## awstm
module awstm(
        pps,
        tevt,
        evt,
        rst_n,
        clk
    );
Settings: LEC_CHECK=0, ABC_AREA=1, CAP_MARGIN=5, CELL_PAD_IN_SITES_DETAIL_PLACEMENT=1, CELL_PAD_IN_SITES_GLOBAL_PLACEMENT=2, CORE_ASPECT_RATIO=1.84, CORE_MARGIN=2, CORE_UTILIZATION=63, CTS_CLUSTER_SIZE=36, GPL_ROUTABILITY_DRIVEN=0, GPL_TIMING_DRIVEN=0, HOLD_SLACK_MARGIN=0.2, MIN_ROUTING_LAYER=met2, PLACE_DENSITY=0.6, SETUP_SLACK_MARGIN=0.39, SLEW_MARGIN=5, TNS_END_PERCENT=35; clock period 3.99 ns.
run.sh (not shown) runs the stock make flow with config.mk's settings and CLKGATE_MAP_FILE=.
The starting point aborted during global placement without I/O (3_1_place_gp_skip_io).
Change:
==> flow/config.mk (replaced) <==
export PLATFORM = sky130hd
export DESIGN_NAME = awstm
export DESIGN_NICKNAME = awstm
export VERILOG_FILES = /design/flow/design.v
export SDC_FILE = /design/flow/constraint.sdc
export NUM_CORES = 4
export LEC_CHECK = 0
export CAP_MARGIN = 20
export CORE_MARGIN = 2
export CORE_UTILIZATION = 40
export PLACE_DENSITY = 0.6
export SETUP_SLACK_MARGIN = 1.05
export SLEW_MARGIN = 20
export TNS_END_PERCENT = 10
==> flow/constraint.sdc (replaced) <==
create_clock -name core_clock -period 3.58 [get_ports {clk}]
set_input_delay 0.7160 -clock core_clock [delete_from_list [all_inputs] [get_ports {clk}]]
set_output_delay 0.7160 -clock core_clock [all_outputs]
set_load 0.01 [all_outputs]
- The new run completed with no timing, DRC or antenna violations
- die size grows by 39%
- area after synthesis drops by 11%
- synthesized cell count is lower by 33%
Change:
--- a/flow/config.mk
+++ b/flow/config.mk
@@ -8,7 +8,5 @@
 export CAP_MARGIN = 20
 export CORE_MARGIN = 2
-export CORE_UTILIZATION = 40
-export PLACE_DENSITY = 0.6
-export SETUP_SLACK_MARGIN = 1.05
+export CORE_UTILIZATION = 68
+export CTS_CLUSTER_SIZE = 35
 export SLEW_MARGIN = 20
-export TNS_END_PERCENT = 10
==> flow/constraint.sdc (replaced) <==
create_clock -name core_clock -period 5.37 [get_ports {clk}]
set_input_delay 1.0740 -clock core_clock [delete_from_list [all_inputs] [get_ports {clk}]]
set_output_delay 1.0740 -clock core_clock [all_outputs]
set_load 0.01 [all_outputs]
=> Power decreases by 43%; wire length came out lower by 10%; fmax fell by 24%; synthesized area stays the same; clock skew goes down by 0.0035 ns; clock power goes down by 38%.
Change:
--- a/flow/config.mk
+++ b/flow/config.mk
@@ -8,5 +8,5 @@
 export CAP_MARGIN = 20
 export CORE_MARGIN = 2
-export CORE_UTILIZATION = 68
-export CTS_CLUSTER_SIZE = 35
+export CORE_UTILIZATION = 40
+export PLACE_DENSITY = 0.6
 export SLEW_MARGIN = 20
==> flow/constraint.sdc (replaced) <==
create_clock -name core_clock -period 4.27 [get_ports {clk}]
set_input_delay 0.8540 -clock core_clock [delete_from_list [all_inputs] [get_ports {clk}]]
set_output_delay 0.8540 -clock core_clock [all_outputs]
set_load 0.01 [all_outputs]
After rerunning: Utilization shrinks by 31 points. Total power grows by 27%. Non-clock buffer count grows by 16. Sequential power grows by 18%. Die size grows by 68%. Final cell count grows by 10%. Clock power grows by 37%. Hold slack degrades by 0.19 ns. First-iteration DRC count shrinks by 12%. Flip-flop count stays the same. Wire length is about the same.
Change:
--- a/flow/config.mk
+++ b/flow/config.mk
@@ -9,4 +9,5 @@
 export CORE_MARGIN = 2
 export CORE_UTILIZATION = 40
-export PLACE_DENSITY = 0.6
+export CTS_CLUSTER_DIAMETER = 217
+export MAX_ROUTING_LAYER = met4
 export SLEW_MARGIN = 20
==> flow/constraint.sdc (replaced) <==
create_clock -name core_clock -period 6.0 [get_ports {clk}]
set_input_delay 1.2000 -clock core_clock [delete_from_list [all_inputs] [get_ports {clk}]]
set_output_delay 1.2000 -clock core_clock [all_outputs]
set_load 0.01 [all_outputs]
=>
- die size does not change
- via count goes up by 0.49%
- utilization goes down by 0.50 points
- clock-buffer cell count goes down by 2
- non-clock buffer count goes down by 16
- routed wire length goes down by 1.7%
- setup slack improves by 1.4 ns
- global-route usage barely changes
- sequential share of layout area goes up by 0.30 points
- total power goes down by 30%
- synthesized area stays the same

* * *

Setup of run A:
The RTL this note starts from:
==> flow/design.v <==
`timescale 1ns / 1ps
module awstm(
        pps,
        tevt,
        evt,
        rst_n,
        clk
    );
    input pps;
    input [31:0] tevt;
    output [31:0] evt;
    input rst_n;
    input clk;
    reg r_pps, r_awspps;
    reg [26:0] r_tcyc;       
    reg [26:0] r_td;         
    reg [30:0] r_awstm;      
    reg [30:0] r_tmev_next;  
    reg [31:0] r_set_tmev;  
    reg [10:0] r_tcor;       
    reg [10:0] r_tcor_max;   
    reg r_pps_lock;          
    wire evt_pps;            
    parameter [26:0] p_cyc_per_sec  = 27'd9_999;   
    parameter [26:0] p_pps_to       = 27'd14_999;  
    parameter [30:0] p_awstm_max    = 31'd99_999;   
    assign evt = r_set_tmev;
    assign evt_pps = pps & ~r_pps;
    wire [26:0] td_abs;
    wire [25:0] tmp1_td_abs;
    wire [25:0] tmp2_td_abs;
    wire [10:0] tmp_tcor_max;
    assign td_abs = (r_td[26] ? (~r_td + 17'd1): r_td);
    genvar i;
    assign tmp1_td_abs[25] = td_abs[25];  
    generate 
        for(i = 24; i >= 0; i=i-1) begin :g_tmp1_td_abs
            assign tmp1_td_abs[i] = td_abs[i+1] | td_abs[i];  
        end 
    endgenerate
    assign tmp2_td_abs[25] = tmp1_td_abs[25];
    generate
        for(i = 24; i >= 0; i=i-1) begin: g_tmp2_td_abs
            assign tmp2_td_abs[i] = tmp1_td_abs[i+1] ^ tmp1_td_abs[i];
        end
    endgenerate
    assign tmp_tcor_max[2:0] = 3'b000;
    generate 
        for(i = 0; i < 7; i=i+1) begin: g_tmp_tcor_max
            assign tmp_tcor_max[i+3] = tmp2_td_abs[25-i]; 
        end
    endgenerate
    assign tmp_tcor_max[10] = (tmp1_td_abs[20] & !tmp2_td_abs[20] ? 1'b0 : 1'b1); 
    always @(posedge clk or negedge rst_n) begin
        if(rst_n == 1'b0) begin
            r_pps <= 1'b0;
            r_awspps <= 1'b0;
            r_pps_lock <= 1'b0;
            r_tcyc <= 27'd0;
            r_td <= 27'd0;
            r_tcor <= 11'd0;
            r_tcor_max <= 11'd1024;
            r_awstm <= 31'd0;
            r_tmev_next <= 31'd0;
            r_set_tmev <= 32'd0;
        end else begin
            r_pps <= pps;
            r_tcyc <= r_tcyc + 1;
            r_tcor_max <= tmp_tcor_max;
            if(r_tcor >= r_tcor_max) begin
                r_tcor <= 10'd0;
            end else begin
                r_tcor <= r_tcor + 1;
            end
            if(r_tcyc == p_cyc_per_sec) begin
                r_awspps <= 1'b1;
            end else begin
                r_awspps <= 1'b0;
            end
            if(evt_pps) begin
                r_pps_lock <= 1'b1;
                r_tcyc <= 27'd0;
                r_td <= r_td + p_cyc_per_sec + ~r_tcyc + 27'd1;
            end else begin
                if(r_tcyc == p_pps_to) begin  
                    r_pps_lock <= 1'b0;
                    r_tcyc <= (p_pps_to - p_cyc_per_sec);     
                end                
            end
            if(r_awstm >= p_awstm_max) begin
                r_awstm <= 31'd0;
            end else begin
                if(r_tcor == r_tcor_max) begin
                    if(r_td[26]) begin  
                        r_awstm <= r_awstm;
                        r_td <= r_td + 27'd1;
                    end else begin  
                        r_awstm <= r_awstm + 31'd2;
                        r_td <= r_td - 27'd1;
                    end
                end else begin
                    r_awstm <= r_awstm + 31'd1;
                end
            end
            if(r_tmev_next == r_awstm || (r_tmev_next + 31'd1) == r_awstm) begin
                r_set_tmev <= {r_pps_lock, r_awstm};
                r_tmev_next <= r_tmev_next + tevt;
            end
            if(r_tmev_next > p_awstm_max) begin
                r_tmev_next <= r_tmev_next + ~p_awstm_max + 31'd1;
            end             
        end
    end
endmodule
Settings: LEC_CHECK=0, ABC_AREA=1, CAP_MARGIN=20, CORE_MARGIN=2, CORE_UTILIZATION=70, CTS_CLUSTER_SIZE=72, HOLD_SLACK_MARGIN=-0.1, MAX_ROUTING_LAYER=met4, SLEW_MARGIN=20, TNS_END_PERCENT=5; clock period 2.37 ns.
For run A, the flow was terminated by a tool error in 5_1_grt and produced no final design.
diff inputs: run A => run B
# run A
export LEC_CHECK = 0
export ABC_AREA = 1
export CAP_MARGIN = 20
export CORE_MARGIN = 2
export CORE_UTILIZATION = 70
export CTS_CLUSTER_SIZE = 72
export HOLD_SLACK_MARGIN = -0.1
export MAX_ROUTING_LAYER = met4
export SLEW_MARGIN = 20
export TNS_END_PERCENT = 5
create_clock -name core_clock -period 2.37 [get_ports {clk}]
# run B
export LEC_CHECK = 0
export CAP_MARGIN = 20
export CORE_MARGIN = 2
export CORE_UTILIZATION = 66
export SLEW_MARGIN = 20
create_clock -name core_clock -period 4.93 [get_ports {clk}]
### Flow results
Post-synthesis area per instance ends up higher on run B. Run B: full flow OK, the timing, DRC and antenna checks passed. Relative to run A, the row count measured on run B has decreased by a few percent. Run B vs run A — floorplan die width dropped by a few percent. As far as number of buffers created by CTS goes, run B and run A are indistinguishable; the numbers are identical. In run B, total cell area reported by yosys after synthesis is lower than in run A.
Edits applied to the flow inputs when going from run B to run C:
# run B
export LEC_CHECK = 0
export CAP_MARGIN = 20
export CORE_MARGIN = 2
export CORE_UTILIZATION = 66
export SLEW_MARGIN = 20
create_clock -name core_clock -period 4.93 [get_ports {clk}]
# run C
export LEC_CHECK = 0
export CAP_MARGIN = 20
export CORE_MARGIN = 2
export CORE_UTILIZATION = 40
export PLACE_DENSITY = 0.6
export SETUP_SLACK_MARGIN = -0.24
export SLEW_MARGIN = 20
create_clock -name core_clock -period 4.27 [get_ports {clk}]
## What came out
Compared with run B, run C shows net count of the finished layout that has gone up slightly.
Final design utilization: run C lower than run B
Share of the core filled by cells before placement in run C is 27 points below run B.
Compared to run B, run C has reg2reg setup slack 0.26 ns lower.
First-iteration DRC count went down by more than a quarter going from run B to run C.
Area of the core region: run C > run B
| total number of vias | run C vs run B | 1.7% lower |
The lower ratio of total power to cell area came out of run B.
In the reports for run B and run C, the smaller internal cell power belongs to run B.
| total negative slack | run C vs run B | ≈ equal |
Edits applied to the flow inputs when going from run C to run D:
# run C
export LEC_CHECK = 0
export CAP_MARGIN = 20
export CORE_MARGIN = 2
export CORE_UTILIZATION = 40
export PLACE_DENSITY = 0.6
export SETUP_SLACK_MARGIN = -0.24
export SLEW_MARGIN = 20
create_clock -name core_clock -period 4.27 [get_ports {clk}]
# run D
export LEC_CHECK = 0
export CAP_MARGIN = 20
export CORE_MARGIN = 2
export CORE_UTILIZATION = 27
export PLACE_DENSITY = 0.6
export SLEW_MARGIN = 20
create_clock -name core_clock -period 4.27 [get_ports {clk}]
### Flow results
Tally of filler cells in the layout: run D > run C. Any difference in internal power contribution between run C and run D is small enough to ignore. Run C reports its path type of the worst setup path as input port to flip-flop while run D reports flip-flop to flip-flop. Area: run D vs run C -> run D larger. Taking run C as the reference, in run D core utilization has decreased, via count of the first global-routing pass has increased. On period utilization, run D and run C are neck and neck. Between run D and run C, the leakage power total does not differ in any meaningful way. From run C to run D the numbers moved as follows: worst hold slack shows an increase of 0.029 ns, wire length shows an increase of 5.1%. [run D] transition time of the tightest slew-check pin fell 0.096 ns relative to run C.

* * *

// awstm: RTL as listed in full above, without the edits since
make LEC_CHECK=0 ABC_AREA=1 CAP_MARGIN=0 CELL_PAD_IN_SITES_GLOBAL_PLACEMENT=0 CORE_ASPECT_RATIO=1.5 CORE_MARGIN=2 CORE_UTILIZATION=71 CTS_CLUSTER_DIAMETER=356 CTS_CLUSTER_SIZE=14 GPL_TIMING_DRIVEN=1 HOLD_SLACK_MARGIN=0.29 MIN_ROUTING_LAYER=met1 PLACE_DENSITY_LB_ADDON=0.06 SETUP_SLACK_MARGIN=0.12 SLEW_MARGIN=10 finish   # period 0.799 ns
The first run stopped in 3_5_place_dp on DPL-0033.
Edit:
--- a/flow/config.mk
+++ b/flow/config.mk
@@ -9 +9 @@
-export CAP_MARGIN = 0
+export CAP_MARGIN = 20
@@ -11 +11 @@
-export CORE_ASPECT_RATIO = 1.5
+export CORE_ASPECT_RATIO = 1.06
@@ -13,3 +13,3 @@
-export CORE_UTILIZATION = 71
-export CTS_CLUSTER_DIAMETER = 356
-export CTS_CLUSTER_SIZE = 14
+export CORE_UTILIZATION = 72
+export CTS_CLUSTER_DIAMETER = 41
+export CTS_CLUSTER_SIZE = 52
@@ -17 +16,0 @@
-export HOLD_SLACK_MARGIN = 0.29
@@ -19,2 +18 @@
-export PLACE_DENSITY_LB_ADDON = 0.06
-export SETUP_SLACK_MARGIN = 0.12
+export SETUP_SLACK_MARGIN = 0.91
==> flow/constraint.sdc (replaced) <==
create_clock -name core_clock -period 3.11 [get_ports {clk}]
set_input_delay 0.6220 -clock core_clock [delete_from_list [all_inputs] [get_ports {clk}]]
set_output_delay 0.6220 -clock core_clock [all_outputs]
set_load 0.01 [all_outputs]
This time the run did not get past 5_1_grt, error GRT-0116.
Synthesized cell count stays the same.
Area after synthesis stays the same.
Die area came out lower by 1.5%.

* * *

v26:
RTL: the design.v shown in full above, as it stands there.
Settings: LEC_CHECK=0, ABC_AREA=1, CAP_MARGIN=20, CELL_PAD_IN_SITES_GLOBAL_PLACEMENT=0, CORE_ASPECT_RATIO=0.97, CORE_MARGIN=2, CORE_UTILIZATION=68, CTS_CLUSTER_DIAMETER=234, CTS_CLUSTER_SIZE=52, GPL_TIMING_DRIVEN=1, MIN_ROUTING_LAYER=met1, SETUP_SLACK_MARGIN=0.08, SLEW_MARGIN=10; clock period 3.0 ns.
#### Input delta (v29 over v26)
Settings: removing ABC_AREA (formerly 1); changing CORE_UTILIZATION from 68 to 65; changing SLEW_MARGIN from 10 to 20; changing CTS_CLUSTER_SIZE from 52 to 37; removing GPL_TIMING_DRIVEN (formerly 1); removing MIN_ROUTING_LAYER (formerly met1); removing SETUP_SLACK_MARGIN (formerly 0.08); removing CTS_CLUSTER_DIAMETER (formerly 234); removing CORE_ASPECT_RATIO (formerly 0.97); removing CELL_PAD_IN_SITES_GLOBAL_PLACEMENT (formerly 0); changing the clock period (ns, I/O delays scaled along) from 3.0 to 5.37.
==> results <==
- v26 and v29 all finish clean.
- Total chip power went down by more than a quarter going from v26 to v29.
- Going from v26 to v29, vertical die dimension fell 2.0%; setup slack increased by 1180 ps relative to the old numbers; clock tree buffer count of the final layout now smaller.
Here is what was changed in the inputs of v37 compared with v29.
Settings: PLACE_DENSITY newly set to 0.6; CTS_CLUSTER_SIZE removed (was 37); CORE_UTILIZATION changed from 65 to 40; the clock period (ns, I/O delays scaled along) changed from 5.37 to 6.0.
### Flow results
- The higher all-layer global routing usage of v29 and v37 is in v29.
- Compared with v29, total power in v37 decreased by more than 10%.
- Chip footprint (higher): v37
- Changes observed in v37 relative to v29: required time reported for the critical path endpoint rose by 640 ps; sequential share of layout area went down 0.34 points; wire length on met2 decreased 560 um; design area rose 1.2%.
diff inputs: v37 => v36
Settings: PLACE_DENSITY_LB_ADDON now 0.29, previously not set; ABC_AREA now 1, previously not set; CORE_ASPECT_RATIO now 0.5, previously not set; CTS_CLUSTER_DIAMETER now 370, previously not set; CTS_CLUSTER_SIZE now 98, previously not set; CORE_UTILIZATION now 71, was 40; PLACE_DENSITY no longer set, was 0.6; TNS_END_PERCENT now 20, previously not set; SETUP_SLACK_MARGIN now 0.11, previously not set.
Notes after the runs:
v36 did not stop at any stage, and its layout met the timing, DRC and antenna checks. Going from v37 to v36, met1 routed wirelength after detailed routing grew by a few percent. Delta (v36 minus v37): overall power consumption lower, core utilization higher.
Here is what was changed in the inputs of v5 compared with v36.
Settings: CORE_UTILIZATION changed from 71 to 43; PLACE_DENSITY_LB_ADDON removed (was 0.29); SETUP_SLACK_MARGIN removed (was 0.11); TNS_END_PERCENT removed (was 20); CTS_CLUSTER_SIZE removed (was 98); CORE_ASPECT_RATIO removed (was 0.5); MAX_ROUTING_LAYER newly set to met4; CELL_PAD_IN_SITES_GLOBAL_PLACEMENT newly set to 1; CTS_CLUSTER_DIAMETER changed from 370 to 217; CORE_MARGIN changed from 2 to 7; ABC_AREA removed (was 1).
[summary]
- Non-clock buffer count: v5 and v36 compared, higher one is v5
- Of v5 and v36, it is v5 that has the higher final period demand of the worst path.
- Fraction of area in multi-input gates was lower in v36 than in v5.
- Compared with v36, v5 shows a lower setup slack after placement.
Edits applied to the flow inputs when going from v5 to v20:
Settings: TNS_END_PERCENT now 20, previously not set; CORE_UTILIZATION now 31, was 43; CORE_MARGIN now 2, was 7; CTS_CLUSTER_DIAMETER now 373, was 217; CORE_ASPECT_RATIO now 0.5, previously not set; CELL_PAD_IN_SITES_GLOBAL_PLACEMENT no longer set, was 1; CTS_CLUSTER_SIZE now 98, previously not set; PLACE_DENSITY_LB_ADDON now 0.29, previously not set; ABC_AREA now 1, previously not set; MAX_ROUTING_LAYER no longer set, was met4.
[summary]
- Between v5 and v20, required time reported for the critical path endpoint increased.
- Going from v5 to v20, hold slack neither gained nor lost much; cell area after placement picked up an extra 2000 um^2.
- In the flow results for v5 and v20, the final clock period utilization by the worst path is larger on v5.
- Comparing v5 and v20, the higher number of placement rows is on v5.
- From v5 to v20 the numbers moved as follows: area added between synthesis and finish now larger, met3 track utilization from global routing now smaller, core utilization of the finished layout now smaller.
Power and IR drop assume default switching activity.
